==> try-fjord <==
==> flow/design.v <==
module fpmultiplier (output logic [31:0] product, output logic ready,
		input logic [31:0] a, input logic clock, nreset);
enum {activation, start, loada, loadb, check, special, regularcalculation,carries, final_output}state;
logic [31:0] multi_a, multi_b;
logic [47:0] manti_48bit;
logic [22:0] manti_23bit; 
logic [9:0] expon; 
logic sign;
logic infinite_a,NaN_a,zero_a,infinite_b,NaN_b,zero_b; 
assign  infinite_a = (multi_a[30:23]==8'b11111111)&&(multi_a[22:0]==0);
assign  NaN_a = (multi_a[30:23]==8'b11111111)&&(multi_a[22:0]!=0);
assign  zero_a = (multi_a[30:23]==0);
assign  infinite_b = (multi_b[30:23]==8'b11111111)&&(multi_b[22:0]==0);
assign  NaN_b = (multi_b[30:23]==8'b11111111)&&(multi_b[22:0]!=0);
assign  zero_b = (multi_b[30:23]==0); 
always_ff @(posedge clock, negedge nreset)
if (~nreset)
  begin 
  product <=0;
  multi_a <= 0;
  multi_b <= 0;
  state <= start;
  ready <= 0;
  end
else
begin 
  case (state)
    activation:
           begin
           ready <=1;
           end
    start: 
           begin
           ready <= 0;
           state <= loada;
           end
    loada: 
           begin 
           multi_a <= a;
           state <= loadb;
           end
    loadb: 
           begin
           multi_b <= a;
           state <= check;        
           end
    check:
           begin
           sign <= multi_a[31]^multi_b[31];
           if(NaN_a||infinite_a||zero_a||NaN_b||infinite_b||zero_b)
           state <= special;
           else
           state <= regularcalculation;
           end
    special:
           begin
            state <= final_output;
            if (NaN_a||NaN_b) 
              begin
              expon <= 10'b0011111111;
              manti_23bit <= 1;
              end
            else if (infinite_a||infinite_b) 
              begin
              if (zero_a|zero_b)  
                begin
                expon <= 10'b0011111111;
                manti_23bit <= 1;  
                end
              else 
                begin
                expon <= 10'b0011111111;
                manti_23bit <= 0;
                end
              end
            else 
              begin 
              expon <= 10'b0000000000;
              manti_23bit <= 0;
              end
           end
    regularcalculation:
           begin
           state <= carries;
           sign <= multi_a[31]^multi_b[31];
           manti_48bit <= {1'b1, {multi_a[22:0]}}*{1'b1, {multi_b[22:0]}};
           expon <= {2'b00,multi_a[30:23]}+{2'b00,multi_b[30:23]}-10'd127; 
           end 
    carries:
           begin 
           state <= final_output;
           if (manti_48bit[47]==1)  
             begin
             expon <= expon + 1'b1; 
             manti_48bit <= manti_48bit>>1|{{25{1'b0}},1'b1,{22{1'b0}}}; 
             end
           else
             begin  
             manti_48bit <= manti_48bit|{{25{1'b0}},1'b1,{22{1'b0}}}; 
             end
           end
    final_output:
           begin 
           ready <= 1;
           state <= start;        
           if (NaN_a||infinite_a||zero_a||NaN_b||infinite_b||zero_b)
             product <= {sign,expon[7:0],manti_23bit};
           else if ($signed(expon) >= 255)
             product <= {sign,8'b11111111,23'd0};
           else if ($signed(expon) <= 0)
             product <= {sign,31'd0};
           else 
             product <= {sign,expon[7:0],manti_48bit[45:23]};
           end 
  endcase
end
endmodule
==> flow/run.sh <==
#!/bin/bash
# the make line also repeats each setting of config.mk as NAME=value (left out here)
make -C /OpenROAD-flow-scripts/flow DESIGN_CONFIG=/design/flow/config.mk WORK_HOME=/design/flow/orfs CLKGATE_MAP_FILE= finish
==> flow/config.mk <==
export PLATFORM = sky130hd
export DESIGN_NAME = fpmultiplier
export DESIGN_NICKNAME = fpmultiplier
export VERILOG_FILES = /design/flow/design.v
export SDC_FILE = /design/flow/constraint.sdc
export NUM_CORES = 4
export LEC_CHECK = 0
export CAP_MARGIN = 20
export CORE_MARGIN = 2
export CORE_UTILIZATION = 54
export CTS_CLUSTER_DIAMETER = 396
export CTS_CLUSTER_SIZE = 98
export GPL_ROUTABILITY_DRIVEN = 0
export PLACE_DENSITY = 0.6
export SLEW_MARGIN = 20
export TNS_END_PERCENT = 15
==> flow/constraint.sdc <==
create_clock -name core_clock -period 9.0 [get_ports {clock}]
set_input_delay 1.8000 -clock core_clock [delete_from_list [all_inputs] [get_ports {clock}]]
set_output_delay 1.8000 -clock core_clock [all_outputs]
set_load 0.01 [all_outputs]
==> try-yarrow (differences from try-fjord) <==
==> flow/config.mk (replaced) <==
export PLATFORM = sky130hd
export DESIGN_NAME = fpmultiplier
export DESIGN_NICKNAME = fpmultiplier
export VERILOG_FILES = /design/flow/design.v
export SDC_FILE = /design/flow/constraint.sdc
export NUM_CORES = 4
export LEC_CHECK = 0
export ABC_AREA = 1
export CAP_MARGIN = 20
export CORE_ASPECT_RATIO = 1.23
export CORE_MARGIN = 2
export CORE_UTILIZATION = 72
export CTS_CLUSTER_SIZE = 11
export PLACE_DENSITY = 0.6
export SETUP_SLACK_MARGIN = 0.25
export SLEW_MARGIN = 20
==> flow/constraint.sdc (replaced) <==
create_clock -name core_clock -period 3.59 [get_ports {clock}]
set_input_delay 0.7180 -clock core_clock [delete_from_list [all_inputs] [get_ports {clock}]]
set_output_delay 0.7180 -clock core_clock [all_outputs]
set_load 0.01 [all_outputs]
==> try-garnet (differences from try-fjord) <==
==> flow/config.mk (replaced) <==
export PLATFORM = sky130hd
export DESIGN_NAME = fpmultiplier
export DESIGN_NICKNAME = fpmultiplier
export VERILOG_FILES = /design/flow/design.v
export SDC_FILE = /design/flow/constraint.sdc
export NUM_CORES = 4
export LEC_CHECK = 0
export CAP_MARGIN = 20
export CORE_MARGIN = 2
export CORE_UTILIZATION = 40
export HOLD_SLACK_MARGIN = 0.02
export MAX_ROUTING_LAYER = met4
export PLACE_DENSITY_LB_ADDON = 0.22
export SLEW_MARGIN = 15
==> notes.md <==
Summary of the current implementation state.

- Summed over all failing endpoints, the final setup total negative slack is 0 ns.
- The number of pins exceeding their max-slew limit in the final report is 0, for reference.
- Routed signal wires occupy layers up through met5.
- OpenROAD emitted warnings numbering 28.
- The cell area that synthesis handed to floorplanning was 24500 um2.
- The cell-mix breakdown from Yosys lists the XOR/XNOR area share as 1.04%.
- The compound-gate portion of the synthesized area is under 10%, for reference.
- After synthesis, the chip area reported by Yosys is between 20000 and 25000 um2.
- The report lists the power per cell area as approximately 52 nW/um2.
- STA classifies the critical path endpoint as a flip-flop.
- The adder-cell area share of the yosys netlist is between 40% and 50%, for reference.
- For this design, Yosys synthesis ends with a cell count of 2587.
- The mean cell area of the mapped netlist is about 9.5 um2, for reference.
- The run finished with no timing, DRC or antenna violations.
[end of results for try-fjord]
==> notes.md <==
Summary of the current implementation state.

- The stage where the flow stopped is 5_1_grt, for reference.
- The run stopped with a tool error.
- Counting the buffers created by CTS gives 17.
- The first error in the log reads "[ERROR GRT-0232] Routing congestion too high. Check the congestion heatmap in the GUI".
- The number of cells in Yosys stat is ~3300, for reference.
- The area recorded from the Yosys report for this design is 25800 um2.
- The mean cell area of the mapped netlist is 7.85 um2, for reference.
- In this run, the synthesized area fraction spent on AND-OR/OR-AND gates is recorded as 5.40%.
- Of the total synthesized cell area, the portion taken by XOR and XNOR cells is 0.408%.
[end of results for try-yarrow]
==> notes.md <==
Summary of the current implementation state.

- The floorplan die height is between 200 and 300 um, for reference.
- The tally of OpenROAD warnings is 28, for reference.
- The power density normalized to cell area is a little over 50 nW/um2, for reference.
- The synthesized netlist devotes between 40% and 50% of its cell area to adder and majority cells.
- The sum of negative setup slack is 0 ns, for reference.
- The number of pins exceeding their max-slew limit in the final report is 0, for reference.
- Per the post-synthesis stats, the area per cell is between 9 and 10 um2.
- The parity-gate share of the synthesized area counting xor and xnor cells is under 10%, for reference.
- The slowest cell on the critical path is sky130_fd_sc_hd__dfrtp_1, for reference.
- The tapcell count is 782, for reference.
- The run finished with no timing, DRC or antenna violations.
- The synth_stat.txt file lists the number of cells as roughly 2600.
- The chip area from the yosys synthesis statistics is about 25000 um2, for reference.
[end of results for try-garnet]

==> run C: inputs <==
Starts from the design.v that is shown in full above.
export LEC_CHECK = 0
export ABC_AREA = 1
export CAP_MARGIN = 20
export CORE_MARGIN = 2
export CORE_UTILIZATION = 54
export CTS_CLUSTER_DIAMETER = 219
export CTS_CLUSTER_SIZE = 98
export GPL_ROUTABILITY_DRIVEN = 0
export PLACE_DENSITY = 0.6
export SLEW_MARGIN = 20
export TNS_END_PERCENT = 100
create_clock -name core_clock -period 9.0 [get_ports {clock}]
run.sh (not shown) runs the stock make flow with config.mk's settings and CLKGATE_MAP_FILE=.
==> run R: changes against run C <==
==> flow/config.mk (replaced) <==
export PLATFORM = sky130hd
export DESIGN_NAME = fpmultiplier
export DESIGN_NICKNAME = fpmultiplier
export VERILOG_FILES = /design/flow/design.v
export SDC_FILE = /design/flow/constraint.sdc
export NUM_CORES = 4
export LEC_CHECK = 0
export CAP_MARGIN = 20
export CORE_MARGIN = 2
export CORE_UTILIZATION = 36
export PLACE_DENSITY = 0.6
export SLEW_MARGIN = 20
==> flow/constraint.sdc (replaced) <==
create_clock -name core_clock -period 13.4 [get_ports {clock}]
set_input_delay 2.6800 -clock core_clock [delete_from_list [all_inputs] [get_ports {clock}]]
set_output_delay 2.6800 -clock core_clock [all_outputs]
set_load 0.01 [all_outputs]
==> run Y: changes against run C <==
==> flow/config.mk (replaced) <==
export PLATFORM = sky130hd
export DESIGN_NAME = fpmultiplier
export DESIGN_NICKNAME = fpmultiplier
export VERILOG_FILES = /design/flow/design.v
export SDC_FILE = /design/flow/constraint.sdc
export NUM_CORES = 4
export LEC_CHECK = 0
export CAP_MARGIN = 20
export CORE_MARGIN = 2
export CORE_UTILIZATION = 58
export PLACE_DENSITY = 0.6
export SLEW_MARGIN = 20
export TNS_END_PERCENT = 5
==> flow/constraint.sdc (replaced) <==
create_clock -name core_clock -period 5.93 [get_ports {clock}]
set_input_delay 1.1860 -clock core_clock [delete_from_list [all_inputs] [get_ports {clock}]]
set_output_delay 1.1860 -clock core_clock [all_outputs]
set_load 0.01 [all_outputs]
==> tab_implementation.tex <==
% Table of physical implementation metrics
\begin{tabular}{lr}
\hline
Metric & Value \\
\hline
\multicolumn{2}{l}{\textbf{Logic synthesis}} \\
Sequential cell area fraction in the yosys report & 15.3\% \\
XORs/XNORs by Area & 1.04\% \\
\multicolumn{2}{l}{\textbf{Run status}} \\
Set of violated layout checks & setup timing \\
Result of the run & failed layout checks \\
\multicolumn{2}{l}{\textbf{Final timing}} \\
Least setup slack across all paths after layout & -0.925 ns \\
Final-report setup violation count & 25 \\
Hold slack final & 0.403 ns \\
\multicolumn{2}{l}{\textbf{Clock tree}} \\
Resized cells post-CTS & 25 \\
\multicolumn{2}{l}{\textbf{Finish}} \\
Number of signal-net buffers in the layout & 361 \\
Comb gate area & 0.0183 sq mm \\
Data-path buffer share of cell area in the final layout & 11.6\% \\
\multicolumn{2}{l}{\textbf{Drt}} \\
Drt pass-1 iters & 5 \\
DRT met1 WL & 27800 um \\
\multicolumn{2}{l}{\textbf{Power}} \\
Switching power & 0.491 mW \\
Relative contribution of combinational cells to total power & 2.3\% \\
Clock network fraction of total power & 49.2\% \\
Switching share of power & 23.8\% \\
\multicolumn{2}{l}{\textbf{GRT}} \\
Global routing met3 resource utilization & 4.37\% \\
\hline
\end{tabular}
[end of results for run Y]
==> tab_implementation.tex <==
% Table of physical implementation metrics
\begin{tabular}{lr}
\hline
Metric & Value \\
\hline
\multicolumn{2}{l}{\textbf{GRT}} \\
Global-route layer with the greatest usage & met2 \\
Global routing met3 resource utilization & 2.42\% \\
\multicolumn{2}{l}{\textbf{Drt}} \\
Post-detailed-route DRC marker count & 0 \\
DRT met1 WL & 28500 um \\
\multicolumn{2}{l}{\textbf{Finish}} \\
Data-path buffer share of cell area in the final layout & 3.61\% \\
Comb gate area & 0.0180 sq mm \\
Multi-input logic portion of the cell area & 67.4\% \\
\multicolumn{2}{l}{\textbf{Power}} \\
Clock network fraction of total power & 52.1\% \\
Switching power & 0.243 mW \\
\multicolumn{2}{l}{\textbf{Logic synthesis}} \\
Simple-gate share of the synthesized area & 14.8\% \\
Sequential cell area fraction in the yosys report & 15.3\% \\
XORs/XNORs by Area & 1.04\% \\
Library cell occupying the most area in the post-synthesis netlist & sky130\_fd\_sc\_hd\_\_fa\_1 \\
\multicolumn{2}{l}{\textbf{Run status}} \\
Result of the run & finished clean \\
\multicolumn{2}{l}{\textbf{Final timing}} \\
Hold slack final & 0.398 ns \\
Final-report setup violation count & 0 \\
\multicolumn{2}{l}{\textbf{Worst setup path}} \\
Total number of cells along the worst setup path & 23 \\
\multicolumn{2}{l}{\textbf{Job}} \\
Max-Cap Viols & 0 \\
\hline
\end{tabular}
[end of results for run R]
==> tab_implementation.tex <==
% Table of physical implementation metrics
\begin{tabular}{lr}
\hline
Metric & Value \\
\hline
\multicolumn{2}{l}{\textbf{Run status}} \\
Result of the run & finished clean \\
\multicolumn{2}{l}{\textbf{Power}} \\
Switching share of power & 23.9\% \\
Relative contribution of combinational cells to total power & 2.2\% \\
Clock network fraction of total power & 51.7\% \\
Switching power & 0.341 mW \\
\multicolumn{2}{l}{\textbf{Final timing}} \\
Least setup slack across all paths after layout & 1.59 ns \\
Hold slack final & 0.401 ns \\
Final-report setup violation count & 0 \\
\multicolumn{2}{l}{\textbf{Logic synthesis}} \\
XORs/XNORs by Area & 0.408\% \\
\multicolumn{2}{l}{\textbf{Drt}} \\
Drt pass-1 iters & 6 \\
\multicolumn{2}{l}{\textbf{Clock tree}} \\
Resized cells post-CTS & 0 \\
\multicolumn{2}{l}{\textbf{GRT}} \\
Global routing met3 resource utilization & 3.91\% \\
\hline
\end{tabular}
[end of results for run C]

==> inputs of run a <==
Starts from the design.v that is shown in full above.
clock: 9.37 ns
lec_check: 0
abc_area: 1
cap_margin: 20
core_aspect_ratio: 1.02
core_margin: 9
core_utilization: 40
cts_cluster_size: 72
gpl_timing_driven: 0
place_density: 0.6
setup_slack_margin: 1.93
slew_margin: 25
==> run b: changes against run a <==
==> flow/config.mk (replaced) <==
export PLATFORM = sky130hd
export DESIGN_NAME = fpmultiplier
export DESIGN_NICKNAME = fpmultiplier
export VERILOG_FILES = /design/flow/design.v
export SDC_FILE = /design/flow/constraint.sdc
export NUM_CORES = 4
export LEC_CHECK = 0
export CAP_MARGIN = 20
export CORE_MARGIN = 2
export CORE_UTILIZATION = 72
export CTS_CLUSTER_DIAMETER = 252
export PLACE_DENSITY = 0.37
export SLEW_MARGIN = 20
==> flow/constraint.sdc (replaced) <==
create_clock -name core_clock -period 6.16 [get_ports {clock}]
set_input_delay 1.2320 -clock core_clock [delete_from_list [all_inputs] [get_ports {clock}]]
set_output_delay 1.2320 -clock core_clock [all_outputs]
set_load 0.01 [all_outputs]
==> run c: changes against run a <==
==> flow/config.mk (replaced) <==
export PLATFORM = sky130hd
export DESIGN_NAME = fpmultiplier
export DESIGN_NICKNAME = fpmultiplier
export VERILOG_FILES = /design/flow/design.v
export SDC_FILE = /design/flow/constraint.sdc
export NUM_CORES = 4
export LEC_CHECK = 0
export ABC_AREA = 1
export CAP_MARGIN = 20
export CORE_MARGIN = 2
export CORE_UTILIZATION = 72
export CTS_CLUSTER_SIZE = 11
export PLACE_DENSITY = 0.6
export SETUP_SLACK_MARGIN = 0.72
export SLEW_MARGIN = 20
==> flow/constraint.sdc (replaced) <==
create_clock -name core_clock -period 3.59 [get_ports {clock}]
set_input_delay 0.7180 -clock core_clock [delete_from_list [all_inputs] [get_ports {clock}]]
set_output_delay 0.7180 -clock core_clock [all_outputs]
set_load 0.01 [all_outputs]
==> results <==
|  | run c | run b | run a |
|---|---|---|---|
| Result of the run | aborted with a tool error | failed layout checks | complete, no violations |
| Stage where the flow stopped | 5_1_grt | - | - |
| Violated checks | - | setup timing | - |
| Final Max Tran Viols | - | 0 | 0 |
| Critical path launch point | - | multi_a[7]$_DFFE_PN0P_ | multi_b[8]$_DFFE_PN0P_ |
| Cell depth of the worst setup path | - | 23 | 22 |
| Max layer used | - | met4 | met4 |
| Number of design rule violations left after detail routing | - | 0 | 0 |
| Post-detailed-route via-to-cell ratio | - | 6.03 | 4.94 |
| Data arrival time of the worst path | - | 7.20 ns | 7.44 ns |
| Switching power share of the total | - | 22.6% | 24.5% |
| Number of fillers in the final layout | - | 1,593 | 6,504 |
| Final RePlAce weighted congestion | 1.01 | 0.981 | 0.986 |
| Logic share of the area | - | 63.4% | 62.9% |
| Non-clock buffer area fraction after layout | - | 12.1% | 4.71% |
| Period minus WS final | - | 7.03 ns | 7.27 ns |
| Worst skew pair latency | - | 0.43 ns | 0.44 ns |
Power and IR drop assume default switching activity.
